==> flow/design.v <==
`timescale 1ns / 1ps
module mem32 (
    input Clk,                
    input rst,              
    input wr,         
    input rd,            
    input [3:0] in_add,      
    input [31:0] Data_in_32,  
    output reg [31:0] Data_out_32,  
    output reg valid
);
    reg [7:0] A [0:15];  
    always @(posedge Clk or posedge rst) begin
        if (rst) begin
            Data_out_32 <= 32'b0;
            valid <= 0;
        end else begin
            case ({wr, rd}) 
                2'b10: begin
                    if (in_add <= 12) begin  
                        A[in_add]     <= Data_in_32[7:0];    
                        A[in_add + 1] <= Data_in_32[15:8];   
                        A[in_add + 2] <= Data_in_32[23:16];  
                        A[in_add + 3] <= Data_in_32[31:24];  
                        valid <= 0;
                    end
                end
                2'b01: begin
                    if (in_add <= 12) begin  
                        Data_out_32[7:0]    <= A[in_add];      
                        Data_out_32[15:8]   <= A[in_add + 1];  
                        Data_out_32[23:16]  <= A[in_add + 2];  
                        Data_out_32[31:24]  <= A[in_add + 3]; 
                        valid <= 1; 
                    end else begin
                        Data_out_32 <= 32'b0; 
                        valid <= 0; 
                    end
                end
                default: begin
                    Data_out_32 <= 32'b0;  
                    valid <= 0;
                end
            endcase
        end
    end
endmodule
make LEC_CHECK=0 ABC_AREA=1 CAP_MARGIN=5 CELL_PAD_IN_SITES_GLOBAL_PLACEMENT=1 CORE_ASPECT_RATIO=1.5 CORE_MARGIN=2 CORE_UTILIZATION=21 CTS_CLUSTER_DIAMETER=79 CTS_CLUSTER_SIZE=30 GPL_TIMING_DRIVEN=0 HOLD_SLACK_MARGIN=0.03 MAX_ROUTING_LAYER=met5 MIN_ROUTING_LAYER=met2 PLACE_DENSITY_LB_ADDON=0.07 SLEW_MARGIN=20 TNS_END_PERCENT=95 finish   # period 3.59 ns
run.sh (not shown) runs the stock make flow with config.mk's settings and CLKGATE_MAP_FILE=.
The starting point produced a layout that fails on setup timing.
Change:
Settings changed: ABC_AREA 1 to default, CAP_MARGIN 5 to 20, CELL_PAD_IN_SITES_GLOBAL_PLACEMENT 1 to default, CORE_ASPECT_RATIO 1.5 to 1.68, CORE_MARGIN 2 to 9, CORE_UTILIZATION 21 to 55, CTS_CLUSTER_DIAMETER 79 to 330, CTS_CLUSTER_SIZE 30 to 98, GPL_TIMING_DRIVEN 0 to default, HOLD_SLACK_MARGIN 0.03 to default, MAX_ROUTING_LAYER met5 to default, MIN_ROUTING_LAYER met2 to default, PLACE_DENSITY from default to 0.36, PLACE_DENSITY_LB_ADDON 0.07 to default, SETUP_SLACK_MARGIN from default to 0.99, TNS_END_PERCENT 95 to 5.
Clock period 3.59 ns to 5.0 ns, I/O delays scaled along.
=> This time the run completed with no timing, DRC or antenna violations. Wire length goes down by 31%. Total power goes down by 29%. Non-clock buffer count goes down by 30. Cell area goes down by about 1.2%. First-iteration DRC count goes down by about 50%. Flip-flop count is unchanged. Sequential power goes down by about 28%. Setup slack gains 1300 ps. Utilization goes up by 37 points.
Change:
Settings changed: CAP_MARGIN 20 to 5, CORE_ASPECT_RATIO 1.68 to 1.5, CORE_MARGIN 9 to 2, CORE_UTILIZATION 55 to 21, CTS_CLUSTER_DIAMETER 330 to 79, CTS_CLUSTER_SIZE 98 to 30, MAX_ROUTING_LAYER from default to met4, MIN_ROUTING_LAYER from default to met2, PLACE_DENSITY 0.36 to default, PLACE_DENSITY_LB_ADDON from default to 0.07, SETUP_SLACK_MARGIN 0.99 to default, TNS_END_PERCENT 5 to 45.
Clock period 5.0 ns to 3.59 ns, I/O delays scaled along.
=> Utilization came out lower by 36 points; sequential cell count stays the same; combinational power came out higher by well over a third; synthesized area stays the same; worst setup slack is worse by 790 ps; sequential share of layout area came out lower by 3.6 points.

---

## run 1
RTL: the design.v shown in full above, as it stands there.
==> flow/config.mk <==
export PLATFORM = sky130hd
export DESIGN_NAME = mem32
export DESIGN_NICKNAME = mem32
export VERILOG_FILES = /design/flow/design.v
export SDC_FILE = /design/flow/constraint.sdc
export NUM_CORES = 4
export LEC_CHECK = 0
export CAP_MARGIN = 20
export CORE_MARGIN = 2
export CORE_UTILIZATION = 40
export SLEW_MARGIN = 20
==> flow/constraint.sdc <==
create_clock -name core_clock -period 4.06 [get_ports {Clk}]
set_input_delay 0.8120 -clock core_clock [delete_from_list [all_inputs] [get_ports {Clk}]]
set_output_delay 0.8120 -clock core_clock [all_outputs]
set_load 0.01 [all_outputs]
Run 1 went all the way through synthesis, placement and routing and the layout is clean on timing, DRC and antenna.
[inputs] run 2 vs run 1
- the clock period (ns, I/O delays scaled along): 4.06 -> 5.0
Findings:
Run 2 | stages: all done | timing, DRC, antenna: all pass
Run 2 ends up with lower non-clock buffer count than run 1 does.
Diff run 1 -> run 2: clock power dropped 22%, number of nets at the end of the flow decreased by 28 relative to the old numbers, final worst-path cycle share went down.
Run 2: combinational share of power higher than run 1
Higher initial antenna violation count was reported by run 1, not run 2.
Run 2 gives more reg2reg setup slack than run 1 did.
Input changes introduced in run 3 (baseline for comparison: run 2):
- putting CTS_CLUSTER_SIZE at 60 where nothing was set
- swapping 40 for 70 in CORE_UTILIZATION
- swapping 5.0 for 2.02 in the clock period (ns, I/O delays scaled along)
Findings:
Die height in run 3 is about 24% lower than in run 2. On cell count listed in synth_stat.txt, run 3 and run 2 are basically level. In the summary table, run 3 is marked failed, with error DPL-0038 raised in clock tree synthesis. Delta (run 3 minus run 2): last weighted congestion value of the routability-driven placer climbed 31%; mean cell area of the mapped netlist barely changed. Total die area: run 3 better than run 2. Relative to run 2, the number of cell rows measured on run 3 has decreased by more than a quarter. [compare] base=run 2 new=run 3: placeable core area fell 15000 um^2, total nets after synthesis about even, worst slack after detailed placement fell 1200 ps, fraction of the mapped netlist area in compound gates about even.
Here is what was changed in the inputs of run 4 compared with run 3.
- changing CTS_CLUSTER_SIZE from 60 to 86
- changing SLEW_MARGIN from 20 to 10
- setting TNS_END_PERCENT to 90 for the first time
- setting CORE_ASPECT_RATIO to 0.52 for the first time
- setting MIN_ROUTING_LAYER to met2 for the first time
- setting GPL_ROUTABILITY_DRIVEN to 0 for the first time
- changing CORE_UTILIZATION from 70 to 40
- changing the clock period (ns, I/O delays scaled along) from 2.02 to 3.48
## What came out
Of the two candidates, run 3 has the worse HPWL after detailed placement and run 4 the better one.
Changes observed in run 4 relative to run 3: number of core rows went down, total instance count after detailed placement fell about 0.7%, synthesized area divided by synthesized cell count ~0 delta, area of the core up 15000 um^2, unique cell type count in the Yosys netlist did not really move.
Diff run 4..run 3 | number of cells produced by synthesis | unchanged
Flow for run 4 halted at global routing, error code GRT-0116.
Run 4 against run 3: area fraction in and, or, nand and nor cells after synthesis about even, floorplan die area rose 15000 um^2, mapped cell area about even.
Setup slack at placement on run 4 is ahead of run 3.
## Diff of input files: run 5 against run 4
- CORE_ASPECT_RATIO changed from 0.52 to 1.39
- PLACE_DENSITY_LB_ADDON newly set to 0.07
- GPL_ROUTABILITY_DRIVEN removed (was 0)
- CAP_MARGIN changed from 20 to 5
- SLEW_MARGIN changed from 10 to 20
- TNS_END_PERCENT removed (was 90)
- CORE_UTILIZATION changed from 40 to 21
- CTS_CLUSTER_SIZE changed from 86 to 30
- the clock period (ns, I/O delays scaled along) changed from 3.48 to 3.59
Findings:
On count of library flops with an enable pin, run 5 and run 4 are basically level. Run 5: done, clean on timing, DRC and antenna. [compare] base=run 4 new=run 5: net count of the mapped netlist closely matched the old numbers, placement-stage cell area increased by 8.3% relative to the old numbers, HPWL after detailed placement increased by about 50% relative to the old numbers, post-placement worst setup slack decreased by 150 ps relative to the old numbers, standard cell core area increased by 91% relative to the old numbers. Number of placed cells counting well taps in run 5 is 480 higher than in run 4. TritonCTS buffer count came out exactly the same in run 5 and run 4.

---

Starts from the design.v that is shown in full above.
==> flow/config.mk <==
export PLATFORM = sky130hd
export DESIGN_NAME = mem32
export DESIGN_NICKNAME = mem32
export VERILOG_FILES = /design/flow/design.v
export SDC_FILE = /design/flow/constraint.sdc
export NUM_CORES = 4
export LEC_CHECK = 0
export CAP_MARGIN = 20
export CORE_MARGIN = 2
export CORE_UTILIZATION = 72
export CTS_CLUSTER_DIAMETER = 353
export CTS_CLUSTER_SIZE = 60
export PLACE_DENSITY = 0.35
export SETUP_SLACK_MARGIN = 0.57
export SLEW_MARGIN = 20
export TNS_END_PERCENT = 5
==> flow/constraint.sdc <==
create_clock -name core_clock -period 1.92 [get_ports {Clk}]
set_input_delay 0.3840 -clock core_clock [delete_from_list [all_inputs] [get_ports {Clk}]]
set_output_delay 0.3840 -clock core_clock [all_outputs]
set_load 0.01 [all_outputs]
The starting point never finished: it broke off in clock tree synthesis (4_1_cts), error DPL-0038.
==> next run, changes <==
CORE_ASPECT_RATIO = 1.35   (was unset)
CORE_MARGIN = 7   (was 2)
CORE_UTILIZATION = 55   (was 72)
CTS_CLUSTER_DIAMETER = 330   (was 353)
CTS_CLUSTER_SIZE = 98   (was 60)
PLACE_DENSITY = 0.36   (was 0.35)
SETUP_SLACK_MARGIN = unset   (was 0.57)
clock period = 5.0 ns   (was 1.92 ns; I/O delays follow)
Result:
- The new run finished clean
- die area rises by 47%
- synthesized cell count stays the same
- area after synthesis stays the same
==> next run, changes <==
CORE_ASPECT_RATIO = unset   (was 1.35)
CORE_MARGIN = 2   (was 7)
CORE_UTILIZATION = 21   (was 55)
CTS_CLUSTER_DIAMETER = unset   (was 330)
CTS_CLUSTER_SIZE = unset   (was 98)
PLACE_DENSITY = unset   (was 0.36)
TNS_END_PERCENT = unset   (was 5)
clock period = 4.06 ns   (was 5.0 ns; I/O delays follow)
Effect:
- The changed run finished with timing, DRC and antenna clean
- power climbs by 25%
- register-to-register slack got worse by 1.2 ns
- sequential power rose by 24%
- via count shrinks by 3.6%
- core utilization shrinks by 38 points
==> next run, changes <==
CELL_PAD_IN_SITES_DETAIL_PLACEMENT = 1   (was unset)
CORE_UTILIZATION = 40   (was 21)
MAX_ROUTING_LAYER = met4   (was unset)
SLEW_MARGIN = 5   (was 20)
TNS_END_PERCENT = 45   (was unset)
clock period = 5.0 ns   (was 4.06 ns; I/O delays follow)
=> The changed run went through all stages and came out clean. Design area falls by about 4.3%. Worst setup slack gets better by 0.30 ns. Sequential cell count stays the same. Clock-buffer cell count falls by 3. Die area falls by about 47%.

---

== juniper ==
Starts from the design.v that is shown in full above.
Settings: LEC_CHECK=0, ABC_AREA=0, CAP_MARGIN=20, CELL_PAD_IN_SITES_DETAIL_PLACEMENT=1, CELL_PAD_IN_SITES_GLOBAL_PLACEMENT=1, CORE_ASPECT_RATIO=0.76, CORE_MARGIN=6, CORE_UTILIZATION=40, CTS_CLUSTER_DIAMETER=197, MAX_ROUTING_LAYER=met4, PLACE_DENSITY_LB_ADDON=0.29, SLEW_MARGIN=5, TNS_END_PERCENT=45; clock period 5.0 ns.
juniper: no failed stages, no open violations at the end
Setup changes, juniper to harbor
- PLACE_DENSITY_LB_ADDON removed (was 0.29)
- CORE_UTILIZATION changed from 40 to 72
- CTS_CLUSTER_DIAMETER changed from 197 to 103
- CELL_PAD_IN_SITES_DETAIL_PLACEMENT removed (was 1)
- SLEW_MARGIN changed from 5 to 20
- CTS_CLUSTER_SIZE newly set to 83
- CORE_MARGIN changed from 6 to 2
- SETUP_SLACK_MARGIN newly set to 0.69
- PLACE_DENSITY newly set to 0.35
- HOLD_SLACK_MARGIN newly set to -0.09
- CORE_ASPECT_RATIO changed from 0.76 to 0.85
- CELL_PAD_IN_SITES_GLOBAL_PLACEMENT removed (was 1)
- TNS_END_PERCENT removed (was 45)
- the clock period (ns, I/O delays scaled along) changed from 5.0 to 2.7
### Flow results
- harbor never completed, since it errored out during clock tree synthesis (4_1_cts).
- Die extent in x (harbor vs. juniper) decreases by more than a quarter
- harbor vs juniper — height of the die dropped 24%.
- Row count: harbor vs juniper down 12
- In the tables for juniper and harbor, pre-placement core utilization reads lower with juniper.
> inputs changed (harbor -> raven)
- changing CORE_UTILIZATION from 72 to 40
- setting TNS_END_PERCENT to 15 for the first time
- removing HOLD_SLACK_MARGIN (formerly -0.09)
- changing SETUP_SLACK_MARGIN from 0.69 to 0.99
- changing ABC_AREA from 0 to 1
- changing CTS_CLUSTER_SIZE from 83 to 61
- changing CTS_CLUSTER_DIAMETER from 103 to 250
- changing CORE_MARGIN from 2 to 7
- removing CORE_ASPECT_RATIO (formerly 0.85)
- changing PLACE_DENSITY from 0.35 to 0.36
- removing MAX_ROUTING_LAYER (formerly met4)
- changing the clock period (ns, I/O delays scaled along) from 2.7 to 5.0
Notes after the runs:
- Synthesized area delta (raven − harbor): favourable
- Compared with harbor, raven shows a cell count listed in synth_stat.txt that is 23% higher.
- Compared with harbor, synthesized cell count in raven increased by more than 10%.
- Complex-gate fraction of the synthesized area, raven and harbor, higher one = harbor.
- Measured against harbor, the post-synth area from yosys stat of raven comes out at 0.943 times the reference value.
- Compared with harbor, in raven fraction of synthesis flops using an asynchronous set or reset pin held steady; half-perimeter wire length after detailed placement grew by about 20%.
- No stage failed in raven, and the final checks on the layout all came back clean.
- When the final numbers for raven and harbor were put side by side, the standard-cell row count turned out to be smaller in harbor.

---

== violet ==
Starts from the design.v that is shown in full above.
export LEC_CHECK = 0
export ABC_AREA = 1
export CAP_MARGIN = 5
export CELL_PAD_IN_SITES_DETAIL_PLACEMENT = 2
export CELL_PAD_IN_SITES_GLOBAL_PLACEMENT = 1
export CORE_ASPECT_RATIO = 1.5
export CORE_MARGIN = 2
export CORE_UTILIZATION = 21
export CTS_CLUSTER_DIAMETER = 79
export CTS_CLUSTER_SIZE = 30
export GPL_TIMING_DRIVEN = 1
export MAX_ROUTING_LAYER = met5
export MIN_ROUTING_LAYER = met2
export PLACE_DENSITY_LB_ADDON = 0.07
export SETUP_SLACK_MARGIN = 0.19
export SLEW_MARGIN = 20
export TNS_END_PERCENT = 55
create_clock -name core_clock -period 2.6 [get_ports {Clk}]
violet: PASS, flow complete, no timing, DRC or antenna violations
For tundra, these inputs were changed with respect to violet:
==> flow/config.mk <==
export PLATFORM = sky130hd
export DESIGN_NAME = mem32
export DESIGN_NICKNAME = mem32
export VERILOG_FILES = /design/flow/design.v
export SDC_FILE = /design/flow/constraint.sdc
export NUM_CORES = 4
export LEC_CHECK = 0
export CAP_MARGIN = 20
export CORE_MARGIN = 2
export CORE_UTILIZATION = 65
export HOLD_SLACK_MARGIN = 0.29
export SETUP_SLACK_MARGIN = -0.15
export SLEW_MARGIN = 20
export TNS_END_PERCENT = 5
==> flow/constraint.sdc <==
create_clock -name core_clock -period 2.46 [get_ports {Clk}]
set_input_delay 0.4920 -clock core_clock [delete_from_list [all_inputs] [get_ports {Clk}]]
set_output_delay 0.4920 -clock core_clock [all_outputs]
set_load 0.01 [all_outputs]
## What came out
Chip area delta (tundra − violet): favourable. Of violet and tundra, only tundra fails to finish with a clean layout. tundra got as far as global routing (5_1_grt), where a tool error ended the run. tundra ends up with lower horizontal die dimension than violet does. Reported for violet and tundra, sink count of the clock tree turned out identical to the last digit. Diff violet -> tundra: number of levels the H-tree was split into saw little to no change, total cell area at the placement stage went down by about 5%.
Power figures rest on the tool's default switching activity, not on a simulated workload.
